## CONV
module CONV(
	input			clk,               
	input			reset,             
	output reg		busy,	            
	input			ready,	            
	output reg[11:0]	iaddr,            
	input signed[19:0]	idata,            
	output reg 	     cwr,              
	output reg[11:0] 	caddr_wr,         
	output reg[19:0] 	cdata_wr,         
	output reg	 crd,               
	output reg[11:0]	caddr_rd,         
	input	[19:0]		cdata_rd,         
	output reg[2:0] 	csel              
);
Size in the first run: ~2900 cells after synthesis, ~180 flip-flops, about 110 I/O pins, roughly 26000 µm² of cells after synthesis.
clock: 4.98 ns
lec_check: 0
cap_margin: 20
core_aspect_ratio: 0.5
core_margin: 2
core_utilization: 72
cts_cluster_diameter: 391
cts_cluster_size: 97
place_density: 0.38
slew_margin: 20
tns_end_percent: 10
run.sh (not shown) runs the stock make flow with config.mk's settings and CLKGATE_MAP_FILE=.
The first run completed, yet does not pass: setup timing.
Edit:
Settings changed: CORE_ASPECT_RATIO 0.5 to unset, CTS_CLUSTER_DIAMETER 391 to unset, CTS_CLUSTER_SIZE 97 to unset, PLACE_DENSITY 0.38 to unset, SETUP_SLACK_MARGIN set to 1.62, TNS_END_PERCENT 10 to unset.
Clock period 4.98 ns to 5.58 ns, I/O delays scaled along.
Effect:
- The new run stopped in global routing (5_1_grt)
- synthesized cell count stays the same
- die size stays flat
- synthesized area stays the same
Edit:
Settings changed: CORE_UTILIZATION 72 to 65, SETUP_SLACK_MARGIN 1.62 to unset.
With this change the flow finished but fails on setup timing.
Die size rose by 11%.
Synthesized area stays the same.
Synthesized cell count stays the same.
Edit:
Settings changed: CORE_UTILIZATION 65 to 30.
Clock period 5.58 ns to 8.79 ns, I/O delays scaled along.
Now the flow passed the timing, DRC and antenna checks.
Sequential power decreases by 33%.
Setup slack improves by 2700 ps.
First-iteration DRC count decreases by 35%.
Wire length decreases by 9.6%.
Edit:
Settings changed: CORE_UTILIZATION 30 to 72, CTS_CLUSTER_SIZE set to 100, TNS_END_PERCENT set to 5.
Clock period 8.79 ns to 5.0 ns, I/O delays scaled along.
After rerunning:
- This time the run finished but fails on setup timing
- power is higher by 110%
- worst hold slack improves by 12 ps
- routed wire length is higher by 16%
- design area is higher by 5.5%
- clock-buffer cell count is unchanged
- critical path depth is lower by 2

========
Setup of run 1:
Starting RTL as in the previous note.
clock: 8.63 ns
lec_check: 0
cap_margin: 40
core_aspect_ratio: 0.9
core_margin: 8
core_utilization: 22
cts_cluster_diameter: 241
cts_cluster_size: 67
gpl_routability_driven: 0
gpl_timing_driven: 1
max_routing_layer: met5
min_routing_layer: met2
place_density: 0.51
slew_margin: 30
tns_end_percent: 5
Run 1: flow complete, layout not clean; failing: design-rule violations
Edits applied to the flow inputs when going from run 1 to run 2:
- CAP_MARGIN now 20, was 40
- MIN_ROUTING_LAYER no longer set, was met2
- CTS_CLUSTER_DIAMETER now 369, was 241
- CTS_CLUSTER_SIZE now 98, was 67
- CORE_ASPECT_RATIO now 0.5, was 0.9
- GPL_TIMING_DRIVEN no longer set, was 1
- MAX_ROUTING_LAYER now met4, was met5
- SLEW_MARGIN now 20, was 30
- SETUP_SLACK_MARGIN now 0.3, previously not set
## What came out
Per the final summary, run 2 finished and its layout is clean on timing, DRC and antenna. Higher power consumed by the clock network among run 1 and run 2: run 2. The final reports for run 2 and run 1 show minimum clock period lower in the former. Summary of run 2 over run 1: combinational power comparable; number of non-clock buffers now smaller; worst hold slack now larger; share of synthesized area spent on multiplexers comparable. From run 2 to run 1, synthesized cell count did not move at all. Compared run 1 against run 2; total cell area at the placement stage within noise. Compared with run 1, run 2 shows a higher critical path depth.

========
willow:
Starting RTL as in the previous note.
clock: 4.43 ns
lec_check: 0
cap_margin: 5
core_aspect_ratio: 0.72
core_margin: 2
core_utilization: 70
cts_cluster_size: 37
hold_slack_margin: 0.3
setup_slack_margin: 1.29
slew_margin: 20
willow: aborted in 5_1_grt (tool error)
## Diff of input files: ember against willow
Settings: swapping 70 for 72 in CORE_UTILIZATION; clearing SETUP_SLACK_MARGIN, which used to be 1.29; swapping 4.43 for 6.6 in the clock period (ns, I/O delays scaled along).
Notes after the runs:
Ran to the end and failed final checks on setup timing: ember.
Cmp ember vs willow: floorplan utilization higher in ember
willow -> ember: depth of the CTS H-tree delta 0, exact match
~same fraction of synthesized cell area in xor and xnor cells in willow and ember
Summary of ember over willow: total of cells resized after clock tree synthesis went down 120; mux share of post-synthesis cell area neither gained nor lost much; die area now sits lower; global placer's final weighted congestion went up 4.9%.
## Diff of input files: yarrow against ember
Settings: swapping 5 for 20 in CAP_MARGIN; clearing CORE_ASPECT_RATIO, which used to be 0.72; swapping 72 for 40 in CORE_UTILIZATION; clearing HOLD_SLACK_MARGIN, which used to be 0.3; clearing CTS_CLUSTER_SIZE, which used to be 37; swapping 6.6 for 8.0 in the clock period (ns, I/O delays scaled along).
==> comparison <==
Every stage of the flow completed for yarrow, and the final layout passed the timing, DRC and antenna checks. Summary of the comparison: flop-to-flop setup slack is higher in yarrow, relative to ember. Compared with ember, yarrow shows a lower hold slack. Time the final worst path needs with I/O delays and setup, yarrow and ember: lower on yarrow.
> inputs changed (yarrow -> delta)
Settings: CORE_UTILIZATION changed from 40 to 41; CELL_PAD_IN_SITES_DETAIL_PLACEMENT newly set to 2; ABC_AREA newly set to 1; CORE_ASPECT_RATIO newly set to 1.32; GPL_TIMING_DRIVEN newly set to 0; MAX_ROUTING_LAYER newly set to met4; GPL_ROUTABILITY_DRIVEN newly set to 1; MIN_ROUTING_LAYER newly set to met2; SLEW_MARGIN changed from 20 to 40; CAP_MARGIN changed from 20 to 40; TNS_END_PERCENT newly set to 95; CTS_CLUSTER_DIAMETER newly set to 338; CTS_CLUSTER_SIZE newly set to 67.
==> comparison <==
Seen in the log of delta: GRT-0116 during 5_1_grt, after which the run never completed.
When delta is set beside yarrow, its post-synth area from yosys stat turns out to be 4.3% larger.
Going from yarrow to delta, the quantity of gates resized following cts was found to have gone up by 99.
delta vs yarrow: number of different library cells in the post-synthesis netlist down by more than 10%

========
Setup of run A:
The RTL this note starts from:
==> flow/design.v <==
module CONV(
	input			clk,               
	input			reset,             
	output reg		busy,	            
	input			ready,	            
	output reg[11:0]	iaddr,            
	input signed[19:0]	idata,            
	output reg 	     cwr,              
	output reg[11:0] 	caddr_wr,         
	output reg[19:0] 	cdata_wr,         
	output reg	 crd,               
	output reg[11:0]	caddr_rd,         
	input	[19:0]		cdata_rd,         
	output reg[2:0] 	csel              
);
parameter signed bias = 40'h0013100000;    
parameter signed K0_0 = 20'h0A89E;         
parameter signed K0_1 = 20'h092D5;         
parameter signed K0_2 = 20'h06D43;         
parameter signed K0_3 = 20'h01004;         
parameter signed K0_4 = 20'hF8F71;         
parameter signed K0_5 = 20'hF6E54;         
parameter signed K0_6 = 20'hFA6D7;         
parameter signed K0_7 = 20'hFC834;         
parameter signed K0_8 = 20'hFAC19;         
parameter IDLE       = 3'd0;    
parameter READ_CONV  = 3'd1;    
parameter WRITE_L0   = 3'd2;    
parameter DELAY1     = 3'd3;    
parameter READ_L0    = 3'd4;    
parameter WRITE_L1   = 3'd5;    
parameter DELAY2     = 3'd6;    
parameter FINISH     = 3'd7;    
reg [5:0] x, y, L1_x, L1_y;             
reg [3:0] counter_kdata, counter_kaddr;   
reg [2:0] counter_layer1;	            
reg [2:0] current_state, next_state;    
reg signed [19:0] Kernel;               
reg signed [39:0] conv_sum;             
reg signed [19:0] idata_tmp;            
wire signed [39:0] data_conv;
wire signed [19:0] conv_result;
assign data_conv = Kernel * idata_tmp;              
assign conv_result[19:0] = conv_sum[35:16] + conv_sum[15];   
always@(*) begin
	case(counter_kdata)
		4'd1: Kernel = K0_0;
		4'd2: Kernel = K0_1;
		4'd3: Kernel = K0_2;
		4'd4: Kernel = K0_3;
		4'd5: Kernel = K0_4;
		4'd6: Kernel = K0_5;
		4'd7: Kernel = K0_6;
		4'd8: Kernel = K0_7;
		4'd9: Kernel = K0_8;
		default: Kernel = 0;
	endcase
end
always@(posedge clk or posedge reset) begin
	if(reset) 
		current_state <= IDLE;
	else 
		current_state <= next_state;
end
always @(*) begin
	case (current_state)
		IDLE:       next_state = (ready) ? READ_CONV : IDLE;
		READ_CONV:  next_state = (counter_kdata == 4'd10) ? WRITE_L0 : READ_CONV;  
		WRITE_L0:   next_state = DELAY1;
		DELAY1:     next_state = (x == 6'd0 && y == 6'd0) ? READ_L0 : READ_CONV;
		READ_L0:    next_state = (counter_layer1 == 3'd4) ? WRITE_L1 : READ_L0;
		WRITE_L1:   next_state = DELAY2;
		DELAY2:     next_state = (L1_x == 6'd0 && L1_y == 6'd0) ? FINISH : READ_L0;
		FINISH:     next_state = FINISH;
		default:    next_state = IDLE;
	endcase
end
always@(posedge clk or posedge reset) begin
	if(reset) begin 
		iaddr <= 12'd0;
	end else if(current_state == READ_CONV) begin 
		case(counter_kaddr)
			4'd0: iaddr <= (y-1)*64 + x-1;
			4'd1: iaddr <= (y-1)*64 + x;
			4'd2: iaddr <= (y-1)*64 + x+1;
			4'd3: iaddr <= y*64 + x-1;
			4'd4: iaddr <= y*64 + x;		 
			4'd5: iaddr <= y*64 + x+1;		
			4'd6: iaddr <= (y+1)*64 + x-1;
			4'd7: iaddr <= (y+1)*64 + x;
			4'd8: iaddr <= (y+1)*64 + x+1;
			default: iaddr <= iaddr;
		endcase
	end
end
always@(posedge clk or posedge reset) begin
	if(reset) 
		counter_kaddr <= 4'd0;
	else if(current_state == READ_CONV) 
		counter_kaddr <= counter_kaddr + 4'd1;
	else 
		counter_kaddr <= counter_kaddr;
end
always@(posedge clk or posedge reset) begin
	if(reset) 
		idata_tmp <= 0;
	else if(current_state == READ_CONV) begin
		case(counter_kdata)
			4'd0: idata_tmp <= (x == 0 || y == 0) ? 20'd0 : idata;
			4'd1: idata_tmp <= (y == 0) ? 20'd0 : idata;
			4'd2: idata_tmp <= (x == 63 || y == 0) ? 20'd0 : idata;
			4'd3: idata_tmp <= (x == 0) ? 20'd0 : idata;
			4'd4: idata_tmp <= idata;
			4'd5: idata_tmp <= (x == 63) ? 20'd0 : idata;
			4'd6: idata_tmp <= (x == 0 || y == 63) ? 20'd0 : idata;
			4'd7: idata_tmp <= (y == 63) ? 20'd0 : idata;
			4'd8: idata_tmp <= (x == 63 || y == 63) ? 20'd0 : idata;
			default: idata_tmp <= idata_tmp;
		endcase
	end 
end
always@(posedge clk or posedge reset) begin
	if(reset) 
		conv_sum <= 40'd0;
	else if(current_state == READ_CONV) begin
		if(counter_kdata == 0) 
			conv_sum <= 40'd0;
		else if(counter_kdata == 10)     
			conv_sum <= conv_sum + bias;
		else  
			conv_sum <= conv_sum + data_conv;  
	end
end
always@(posedge clk or posedge reset) begin
	if(reset) 
		busy <= 0;
	else if(ready) 
		busy <= 1; 
	else if(current_state == FINISH) 
		busy <= 0;
end
always@(posedge clk or posedge reset) begin
	if(reset) 
		cwr <= 1'd0;
	else if(current_state == WRITE_L0 || current_state == WRITE_L1)
		cwr <= 1'd1;
	else 
		cwr <= 1'd0;
end
always@(posedge clk or posedge reset) begin
	if(reset) 
		crd <= 1'd0;
	else if(current_state == READ_L0) 
		crd <= 1'd1;
	else 
		crd <= 1'd0;
end
always@(posedge clk or posedge reset) begin
	if(reset) 
		csel <= 3'b000;
	else if(current_state == WRITE_L0) 
		csel <= 3'b001;
	else if(current_state == WRITE_L1) 
		csel <= 3'b011;
	else if(current_state == READ_L0) 
		csel <= 3'b001;
	else 
		csel <= csel;
end
always@(posedge clk or posedge reset) begin
	if(reset) 
		caddr_rd <= 12'd0;
	else if(current_state == READ_L0) begin
		case(counter_layer1)
			3'd0: caddr_rd <= L1_y*64 + L1_x;
			3'd1: caddr_rd <= L1_y*64 + L1_x+1;
			3'd2: caddr_rd <= (L1_y+1)*64 + L1_x;
			3'd3: caddr_rd <= (L1_y+1)*64 + L1_x+1;
		endcase 
	end
end
always@(posedge clk or posedge reset) begin
	if(reset) 
		caddr_wr <= 0;
	else if(current_state == WRITE_L0)  
		caddr_wr <= y * 64 + x; 
	else if(current_state == WRITE_L1)  
		caddr_wr <= (L1_y/2) * 32 + (L1_x/2);  
end
reg signed [19:0] current_max;
always@(posedge clk or posedge reset) begin
	if(reset) begin
		cdata_wr <= 20'd0;
		current_max <= 20'd0; 
	end else begin
		case(current_state)
			WRITE_L0:  
				cdata_wr <= (conv_sum[39]) ? 20'd0 : conv_result;
			READ_L0: begin				
				if(counter_layer1 == 3'd1) begin	 
					current_max <= cdata_rd; 		 
				end else begin
					current_max <= (cdata_rd > current_max) ? cdata_rd : current_max;
				end
			end
			WRITE_L1: begin
				cdata_wr <= current_max;
				current_max <= 20'h00000;  
			end
			default: begin
			end
		endcase
	end
end
always@(posedge clk or posedge reset) begin
	if(reset) begin
		x <= 6'd0; 
		y <= 6'd0;
	end else if(current_state == WRITE_L0) begin
		if(x == 6'd63) begin  
			x <= 6'd0;
			y <= y + 6'd1;
		end else begin
			x <= x + 6'd1;
		end
	end
end
always@(posedge clk or posedge reset) begin
	if(reset) begin
		L1_x <= 6'd0; 
		L1_y <= 6'd0;
	end else if(current_state == WRITE_L1) begin
		if(L1_x == 6'd62) begin
			L1_x <= 0;
			L1_y <= L1_y + 2;
		end else begin
			L1_x <= L1_x + 2;
		end
	end
end
always@(posedge clk or posedge reset) begin
	if(reset) 
		counter_kdata <= 4'd0;
	else 
		counter_kdata <= counter_kaddr;
end
always@(posedge clk or posedge reset) begin
	if(reset) 
		counter_layer1 <= 0;
	else if(current_state == READ_L0) 
		counter_layer1 <= counter_layer1 + 3'd1;
	else 
		counter_layer1 <= 0;
end
endmodule
Settings: LEC_CHECK=0, ABC_AREA=1, CAP_MARGIN=0, CORE_MARGIN=2, CORE_UTILIZATION=72, CTS_CLUSTER_SIZE=14, PLACE_DENSITY=0.42, SETUP_SLACK_MARGIN=0.22, SLEW_MARGIN=20, TNS_END_PERCENT=30; clock period 4.55 ns.
No final results exist for run A, since it was stopped by error GRT-0232 during global routing.
Changes in run B relative to run A:
- CTS_CLUSTER_SIZE removed (was 14)
- CAP_MARGIN changed from 0 to 5
- PLACE_DENSITY removed (was 0.42)
- ABC_AREA removed (was 1)
- SETUP_SLACK_MARGIN removed (was 0.22)
- TNS_END_PERCENT removed (was 30)
- HOLD_SLACK_MARGIN newly set to -0.08
- the clock period (ns, I/O delays scaled along) changed from 4.55 to 7.5
Results
- Summary: with run A as the reference, synthesized chip area reported by yosys in run B moved down by a few percent.
- In run B, initial core utilization is lower than in run A.
- Run B against run A; die size is down by a few percent.
- Row count (lower): run B
- Run A and run B: no clean run
- From the logs: run B reached the end of the flow and failed the layout checks with setup timing.
Inputs modified between run B and run C:
- a change of CORE_UTILIZATION from 72 to 65
- a change of CAP_MARGIN from 5 to 20
- a deleted HOLD_SLACK_MARGIN that had been -0.08
- a change of the clock period (ns, I/O delays scaled along) from 7.5 to 5.45
### Flow results
Run C ran in full, but the layout does not pass; the checks complain about setup timing. NOTE non-clock buffer count run B->run C increased by more than half. Diff run C and run B: cell-internal power lower in run B. [run C] share of the final layout cell area in sequential cells fell 0.91 points relative to run B. Run B → run C: number of global-route vias before repair moved up; switching part of the total now smaller; worst setup slack has decreased; post-route standard cell area excluding fillers now larger.
Power figures rest on the tool's default switching activity, not on a simulated workload.
